## ex2_1
module ex2_1 (
	      input 		 clk, rst, validi,
	      input [31:0] 	 data_in,
	      output logic 	 valido, 
	      output logic [31:0] data_out
	      );
Size in the first run: roughly 7900 cells after synthesis, ~170 flip-flops, roughly 68 I/O pins, roughly 60000 sq um of cells after synthesis.
clock: 7.17 ns
lec_check: 0
abc_area: 1
cap_margin: 20
cell_pad_in_sites_global_placement: 0
core_margin: 2
core_utilization: 17
cts_cluster_diameter: 237
cts_cluster_size: 100
gpl_timing_driven: 0
hold_slack_margin: 0.3
min_routing_layer: met1
place_density_lb_addon: 0.3
slew_margin: 20
tns_end_percent: 85
run.sh (not shown) runs the stock make flow with config.mk's settings and CLKGATE_MAP_FILE=.
The baseline finished but fails on setup timing.
Change:
- CORE_ASPECT_RATIO: unset -> 0.5
- CORE_UTILIZATION: 17 -> 37
- HOLD_SLACK_MARGIN: 0.3 -> 0.17
Effect:
- The new run finished with setup timing left
- utilization went up by 22 points
- synthesized cell count does not change
- routed wire length came out lower by about 8%
- sequential share of layout area is higher by 0.33 points
- synthesized area stays the same
- flip-flop count does not change
- count of clock-buffer cells in the layout stays the same
- worst setup slack gets worse by 0.14 ns
- cell count is lower by 19%
Change:
- ABC_AREA: 1 -> unset
- CELL_PAD_IN_SITES_GLOBAL_PLACEMENT: 0 -> unset
- CORE_ASPECT_RATIO: 0.5 -> unset
- CORE_UTILIZATION: 37 -> 14
- CTS_CLUSTER_DIAMETER: 237 -> unset
- CTS_CLUSTER_SIZE: 100 -> unset
- GPL_TIMING_DRIVEN: 0 -> unset
- HOLD_SLACK_MARGIN: 0.17 -> unset
- MIN_ROUTING_LAYER: met1 -> unset
- PLACE_DENSITY_LB_ADDON: 0.3 -> unset
- TNS_END_PERCENT: 85 -> unset
- clock period: 7.17 -> 13.6 ns (I/O delays scaled with it)
What happened: The changed run completed with no timing, DRC or antenna violations; core utilization decreases by 28 points; global-route usage decreases by 25 points; setup slack gets better by 3.2 ns.

---

== run A ==
ex2_1 again, from the RTL that the note above started with.
==> flow/design.v (excerpt) <==
module ex2_1 (
	      input 		 clk, rst, validi,
	      input [31:0] 	 data_in,
	      output logic 	 valido, 
	      output logic [31:0] data_out
	      );
clock: 6.03 ns
lec_check: 0
abc_area: 1
cap_margin: 20
core_margin: 2
core_utilization: 72
cts_cluster_diameter: 400
cts_cluster_size: 10
hold_slack_margin: 0.29
place_density: 0.39
setup_slack_margin: 0.37
slew_margin: 20
Run A failed in 5_1_grt with GRT-0232.
Edits applied to the flow inputs when going from run A to run B:
--- a/flow/config.mk
+++ b/flow/config.mk
@@ -8 +7,0 @@
-export ABC_AREA = 1
@@ -11,6 +10 @@
-export CORE_UTILIZATION = 72
-export CTS_CLUSTER_DIAMETER = 400
-export CTS_CLUSTER_SIZE = 10
-export HOLD_SLACK_MARGIN = 0.29
-export PLACE_DENSITY = 0.39
-export SETUP_SLACK_MARGIN = 0.37
+export CORE_UTILIZATION = 66
==> flow/constraint.sdc <==
create_clock -name core_clock -period 13.6 [get_ports {clk}]
set_input_delay 2.7200 -clock core_clock [delete_from_list [all_inputs] [get_ports {clk}]]
set_output_delay 2.7200 -clock core_clock [all_outputs]
set_load 0.01 [all_outputs]
Notes after the runs:
Number of standard cells reported by yosys (run A / run B): 1.08
Compared with run A, run B shows a post-synthesis cell type count that is 47 higher.
Run B vs run A: area fraction in full adders, half adders and majority gates down
Cell area after placement (run B vs. run A) decreases by a little under 10%
Status: sequential area share after synthesis parity (run A, run B)
Of run B and run A, the lower chip area belongs to run A.
Re share of cell area taken by muxes after synthesis: run A was lower than run B.
Die span in x, run B vs run A: up by a few percent
Synthesized cell count is higher on run A
Run B completed every stage of the flow, and the final layout passed the timing, design-rule and antenna checks.
Between run B and run A, pre-CTS setup slack is higher for run B, run A comes in under that.
Re post-synth area from yosys stat: run B is about 0.7% up on run A.
diff inputs: run B => run C
--- a/flow/config.mk
+++ b/flow/config.mk
@@ -10,0 +11 @@
+export MAX_ROUTING_LAYER = met4
@@ -11,0 +13 @@
+export TNS_END_PERCENT = 5
==> flow/constraint.sdc <==
create_clock -name core_clock -period 8.94 [get_ports {clk}]
set_input_delay 1.7880 -clock core_clock [delete_from_list [all_inputs] [get_ports {clk}]]
set_output_delay 1.7880 -clock core_clock [all_outputs]
set_load 0.01 [all_outputs]
Notes after the runs:
On run C: worst hold slack is 0.013 ns higher than what run B gave. The final reports for run C and run B show number of cells on the worst hold path lower in the former. Compared with run B, in run C post-CTS setup buffer count grew by 12, clock skew held steady. Diff run B..run C | count of multi-input combinational gates | unchanged. Across run B and run C, a clean result was obtained everywhere but in run C. The layout from run C, despite a flow that completed every stage, fails the layout checks, with the failing checks listed as setup timing. The highest net fanout along the worst path number comes out lower for run C vs run B. Going from run B to run C, routed length on met2 grows by 4600 µm.

---

Starting RTL as in the previous note.
Settings: LEC_CHECK=0, CAP_MARGIN=20, CELL_PAD_IN_SITES_GLOBAL_PLACEMENT=0, CORE_ASPECT_RATIO=1.04, CORE_MARGIN=2, CORE_UTILIZATION=72, CTS_CLUSTER_DIAMETER=77, HOLD_SLACK_MARGIN=-0.05, MIN_ROUTING_LAYER=met1, PLACE_DENSITY_LB_ADDON=0.15, SETUP_SLACK_MARGIN=-0.57, SLEW_MARGIN=20, TNS_END_PERCENT=85; clock period 7.47 ns.
The baseline produced a layout that fails on negative setup slack.
Rerun with:
Settings changed: CELL_PAD_IN_SITES_GLOBAL_PLACEMENT 0 to unset, CORE_ASPECT_RATIO 1.04 to unset, CORE_UTILIZATION 72 to 40, CTS_CLUSTER_DIAMETER 77 to unset, HOLD_SLACK_MARGIN -0.05 to unset, MIN_ROUTING_LAYER met1 to unset, PLACE_DENSITY_LB_ADDON 0.15 to unset, SETUP_SLACK_MARGIN -0.57 to unset, TNS_END_PERCENT 85 to unset.
Clock period 7.47 ns to 9.8 ns, I/O delays scaled along.
After rerunning: With this change the flow ran to the end with no violations; via count fell by roughly a tenth; setup slack improved by 2.0 ns; clock skew fell by 0.0074 ns; wire length fell by roughly a tenth; register-to-register slack improved by 2.1 ns; sequential share of layout area rose by 0.46 points.
Rerun with:
Settings changed: CAP_MARGIN 20 to 15, CORE_UTILIZATION 40 to 71, HOLD_SLACK_MARGIN set to -0.09.
Clock period 9.8 ns to 8.13 ns, I/O delays scaled along.
Outcome:
- With this change the flow reached the layout checks and failed them: negative setup slack
- flip-flop count does not change
- worst setup slack is worse by 1.4 ns
- wire length increases by a few percent
- first-iteration DRC count increases by well over a third
- final cell count shrinks by a few percent
- count of clock-buffer cells in the layout rose by 1
- global-route usage is higher by 21 points
- die area goes down by well over a third
- sequential share of layout area shrinks by 0.32 points
- final area goes up by a few percent
Rerun with:
Settings changed: HOLD_SLACK_MARGIN -0.09 to unset, SETUP_SLACK_MARGIN set to -0.59.
Outcome: The new run finished with negative setup slack left; final area climbs slightly; synthesized cell count does not change; count of clock-buffer cells in the layout went up by 1.
Rerun with:
Settings changed: ABC_AREA set to 1, CTS_CLUSTER_DIAMETER set to 225, HOLD_SLACK_MARGIN set to -0.09, SETUP_SLACK_MARGIN -0.59 to unset.
Clock period 8.13 ns to 7.69 ns, I/O delays scaled along.
The changed run produced a layout that fails on negative setup slack.
Count of clock-buffer cells in the layout went down by 2.
Design area went up by 1.8%.
Non-clock buffer count went down by 4.
First-iteration DRC count went up by 13%.
Setup slack gains 0.042 ns.
Via count went up by 5.8%.
Routed wire length went up by 7.7%.
Rerun with:
Settings changed: CORE_UTILIZATION 71 to 72, PLACE_DENSITY set to 0.65, SETUP_SLACK_MARGIN set to 2.18, TNS_END_PERCENT set to 5.
Effect: The new run reached the layout checks and failed them: negative setup slack. Wire length decreases by about 6%. Sequential share of layout area increases by 0.16 points. Final area went down by about 2.7%. Clock-buffer cell count is unchanged. Flip-flop count stays the same. Register-to-register slack gains 0.099 ns. Hold slack degrades by 0.015 ns. Worst setup slack improves by 0.099 ns.

---

Starting RTL as in the previous note.
make LEC_CHECK=0 ABC_AREA=0 CAP_MARGIN=15 CORE_MARGIN=2 CORE_UTILIZATION=71 CTS_CLUSTER_DIAMETER=225 HOLD_SLACK_MARGIN=-0.09 SLEW_MARGIN=20 finish   # period 8.23 ns
The first run produced a layout that fails on negative setup slack.
Rerun with:
--- a/flow/config.mk
+++ b/flow/config.mk
@@ -12 +12 @@
-export CTS_CLUSTER_DIAMETER = 225
+export CTS_CLUSTER_DIAMETER = 28
@@ -13,0 +14 @@
+export SETUP_SLACK_MARGIN = 2.3
- The changed run completed and failed the layout checks on negative setup slack
- via count came out higher by 6.2%
- clock-buffer cell count is unchanged
- register-to-register slack gets worse by 430 ps
- critical path depth is unchanged
- utilization came out higher by 2.7 points
- synthesized cell count stays the same
- synthesized area does not change
- fmax came out lower by about 4.6%
- global-route usage came out higher by 1.6 points
Rerun with:
--- a/flow/config.mk
+++ b/flow/config.mk
@@ -8,2 +8 @@
-export ABC_AREA = 0
-export CAP_MARGIN = 15
+export CAP_MARGIN = 20
@@ -11,4 +10 @@
-export CORE_UTILIZATION = 71
-export CTS_CLUSTER_DIAMETER = 28
-export HOLD_SLACK_MARGIN = -0.09
-export SETUP_SLACK_MARGIN = 2.3
+export CORE_UTILIZATION = 34
==> flow/constraint.sdc (replaced) <==
create_clock -name core_clock -period 9.8 [get_ports {clk}]
set_input_delay 1.9600 -clock core_clock [delete_from_list [all_inputs] [get_ports {clk}]]
set_output_delay 1.9600 -clock core_clock [all_outputs]
set_load 0.01 [all_outputs]
- The changed run produced a clean layout
- first-iteration DRC count went down by 31%
- count of clock-buffer cells in the layout increases by 1
- clock skew is about the same
- cell area drops by 7.0%
- die size increases by 110%
- global-route usage fell by 26 points
- non-clock buffer count decreases by 438
- via count shrinks by 12%
- cell count went up by 8.6%

---

try-maple:
The RTL this note starts from:
==> flow/design.v <==
module ex2_1 (
	      input 		 clk, rst, validi,
	      input [31:0] 	 data_in,
	      output logic 	 valido, 
	      output logic [31:0] data_out
	      );
   enum 			 {S0, S1, S2} state, next;
   logic [31:0]  		 a1, a2, a3;
   logic [31:0]			 counter;
   always_ff @(posedge clk or posedge rst) begin
      if (rst) begin
	 data_out <= 32'b0;
	 valido <= 1'b0;
	 state = S0;
	 counter = 0;
	 a1 = 0;
	 a2 = 0;
	 a3 = 0;
      end
      else begin
	 case (state)
	   S0: begin
	      if (validi) 
		  	begin
		  		a1 = data_in;
		  		a2 += data_in;
		  		a3 *= data_in;
		  		data_out <= a2;
		 		if(counter > 2 && (counter % 3 == 0)) 
					begin
	 	 				valido <= 1'b1;
		 			end
		 		next = S1;
		 		counter += 1;
		  	end
		  else 
		  	begin
		 		next = S0;
		 		counter = 0;
				valido <= 1'b0;
	      	end
	   end
	   S1: begin
	      if (validi) 
		  	begin
		 		a1 *= data_in;
		 		a2 = data_in;
		 		a3 += data_in;
		 		data_out <= a3;
		 		if(counter > 2 && (counter % 3 == 1)) 
					begin
	 	 				valido <= 1'b1;
		 			end
		 		next = S2;
		 		counter += 1;
			end	      
		  else 
		  	begin
				next = S0;
				counter = 0;
				valido <= 1'b0;
		  	end
	   end
	   S2: begin
	      if (validi) 
		  	begin
		 		a1 += data_in;
		 		a2 *= data_in;
		 		a3 = data_in;
		 		data_out <= a1;
		 		if(counter % 3 == 2) 
					begin
		 				valido <= 1'b1;
		  			end
	      		next = S0;
		  		counter += 1;
			end
		  else 
		  	begin
				next = S0;
		 		counter = 0;
				valido <= 1'b0;
			end
	   end
	 endcase
	 state = next;
      end
   end
endmodule
Settings: LEC_CHECK=0, CAP_MARGIN=10, CELL_PAD_IN_SITES_GLOBAL_PLACEMENT=0, CORE_MARGIN=2, CORE_UTILIZATION=17, CTS_CLUSTER_DIAMETER=77, HOLD_SLACK_MARGIN=0.13, MIN_ROUTING_LAYER=met2, PLACE_DENSITY_LB_ADDON=0.15, SLEW_MARGIN=20, TNS_END_PERCENT=85; clock period 7.17 ns.
try-maple: complete, dirty (negative setup slack)
--- input diff try-maple..try-pepper ---
# try-maple
export LEC_CHECK = 0
export CAP_MARGIN = 10
export CELL_PAD_IN_SITES_GLOBAL_PLACEMENT = 0
export CORE_MARGIN = 2
export CORE_UTILIZATION = 17
export CTS_CLUSTER_DIAMETER = 77
export HOLD_SLACK_MARGIN = 0.13
export MIN_ROUTING_LAYER = met2
export PLACE_DENSITY_LB_ADDON = 0.15
export SLEW_MARGIN = 20
export TNS_END_PERCENT = 85
create_clock -name core_clock -period 7.17 [get_ports {clk}]
# try-pepper
export LEC_CHECK = 0
export CAP_MARGIN = 20
export CELL_PAD_IN_SITES_GLOBAL_PLACEMENT = 0
export CORE_MARGIN = 2
export CORE_UTILIZATION = 64
export CTS_CLUSTER_DIAMETER = 77
export HOLD_SLACK_MARGIN = 0.3
export MIN_ROUTING_LAYER = met1
export SLEW_MARGIN = 20
export TNS_END_PERCENT = 85
create_clock -name core_clock -period 9.11 [get_ports {clk}]
Results
- In try-pepper, the global-route usage came out 19 points above the value in try-maple.
- Summary of try-pepper over try-maple: average detailed-routed wire length per instance shows an increase of 1.4 microns; number of buffers inserted by post-CTS setup repair shows a reduction of 28.
- Against try-maple, try-pepper reports a post-layout instance area that is lower.
- Of try-maple and try-pepper, not a single run came through the flow clean.
- try-pepper ran in full, but the layout does not pass; the checks complain about negative setup slack.
- Although it ran to completion, try-maple produced a layout that fails the final checks because of negative setup slack.
Setup changes, try-pepper to try-yarrow
# try-pepper
export LEC_CHECK = 0
export CAP_MARGIN = 20
export CELL_PAD_IN_SITES_GLOBAL_PLACEMENT = 0
export CORE_MARGIN = 2
export CORE_UTILIZATION = 64
export CTS_CLUSTER_DIAMETER = 77
export HOLD_SLACK_MARGIN = 0.3
export MIN_ROUTING_LAYER = met1
export SLEW_MARGIN = 20
export TNS_END_PERCENT = 85
create_clock -name core_clock -period 9.11 [get_ports {clk}]
# try-yarrow
export LEC_CHECK = 0
export ABC_AREA = 0
export CAP_MARGIN = 20
export CELL_PAD_IN_SITES_GLOBAL_PLACEMENT = 0
export CORE_MARGIN = 2
export CORE_UTILIZATION = 58
export CTS_CLUSTER_DIAMETER = 237
export CTS_CLUSTER_SIZE = 100
export GPL_TIMING_DRIVEN = 1
export HOLD_SLACK_MARGIN = 0.3
export MIN_ROUTING_LAYER = met1
export PLACE_DENSITY_LB_ADDON = 0.3
export SLEW_MARGIN = 20
export TNS_END_PERCENT = 85
create_clock -name core_clock -period 7.17 [get_ports {clk}]
==> results <==
[try-pepper] flow finished | final checks: failed | reasons: negative setup slack. Final checks on try-yarrow, whose flow otherwise completed, came back failing, citing negative setup slack. Looking at total detailed-routing wirelength across both flows, try-yarrow is the weaker of the two, with try-pepper ahead. Lower quantity of gates resized following cts goes to try-pepper over try-yarrow. The number of antenna violations at the first check in global routing of try-yarrow is lower than that of try-pepper. Of try-yarrow and try-pepper, try-pepper shows the lower die outline height, with try-yarrow above it.
For try-delta, these inputs were changed with respect to try-yarrow:
# try-yarrow
export LEC_CHECK = 0
export ABC_AREA = 0
export CAP_MARGIN = 20
export CELL_PAD_IN_SITES_GLOBAL_PLACEMENT = 0
export CORE_MARGIN = 2
export CORE_UTILIZATION = 58
export CTS_CLUSTER_DIAMETER = 237
export CTS_CLUSTER_SIZE = 100
export GPL_TIMING_DRIVEN = 1
export HOLD_SLACK_MARGIN = 0.3
export MIN_ROUTING_LAYER = met1
export PLACE_DENSITY_LB_ADDON = 0.3
export SLEW_MARGIN = 20
export TNS_END_PERCENT = 85
create_clock -name core_clock -period 7.17 [get_ports {clk}]
# try-delta
export LEC_CHECK = 0
export CAP_MARGIN = 15
export CELL_PAD_IN_SITES_GLOBAL_PLACEMENT = 0
export CORE_MARGIN = 2
export CORE_UTILIZATION = 70
export CTS_CLUSTER_DIAMETER = 77
export MIN_ROUTING_LAYER = met1
export SLEW_MARGIN = 20
export TNS_END_PERCENT = 85
create_clock -name core_clock -period 7.64 [get_ports {clk}]
## What came out
Nothing crashed in try-delta and all stages finished; the problem is that the final layout failed, the offending checks being negative setup slack. Hold slack: try-delta vs try-yarrow — no meaningful difference. In the metrics for try-delta and try-yarrow, the one carrying the higher design area is try-yarrow. Number of vias in the routed layout was higher in the run labelled try-delta. Summary: with try-yarrow as the reference, global-route wire length before repair in try-delta moved up by a few percent. Worst setup slack, try-delta and try-yarrow: lower on try-yarrow.
Changes in try-raven relative to try-delta:
# try-delta
export LEC_CHECK = 0
export CAP_MARGIN = 15
export CELL_PAD_IN_SITES_GLOBAL_PLACEMENT = 0
export CORE_MARGIN = 2
export CORE_UTILIZATION = 70
export CTS_CLUSTER_DIAMETER = 77
export MIN_ROUTING_LAYER = met1
export SLEW_MARGIN = 20
export TNS_END_PERCENT = 85
create_clock -name core_clock -period 7.64 [get_ports {clk}]
# try-raven
export LEC_CHECK = 0
export CAP_MARGIN = 20
export CELL_PAD_IN_SITES_GLOBAL_PLACEMENT = 0
export CORE_ASPECT_RATIO = 1.04
export CORE_MARGIN = 2
export CORE_UTILIZATION = 72
export CTS_CLUSTER_DIAMETER = 77
export HOLD_SLACK_MARGIN = -0.05
export MIN_ROUTING_LAYER = met1
export PLACE_DENSITY_LB_ADDON = 0.15
export SLEW_MARGIN = 20
export TNS_END_PERCENT = 85
create_clock -name core_clock -period 8.89 [get_ports {clk}]
Notes after the runs:
- Layout checks on try-raven: not met. Flow itself completed; violations: negative setup slack.
- Relative to try-delta, final cycle utilization of the critical path decreased by 12 points in try-raven.
- | total length of routed met3 wires | lower: try-delta |
- Worst slack at placement was lower in the run labelled try-delta.
- Changes observed in try-raven relative to try-delta: detailed-router iteration count before antenna repair saw a decrease, instance count after placement with tap cells included lost about 4%.
- Total via count after detailed routing (try-raven vs. try-delta) decreases slightly
- After detailed routing, try-delta needs more wire than try-raven.
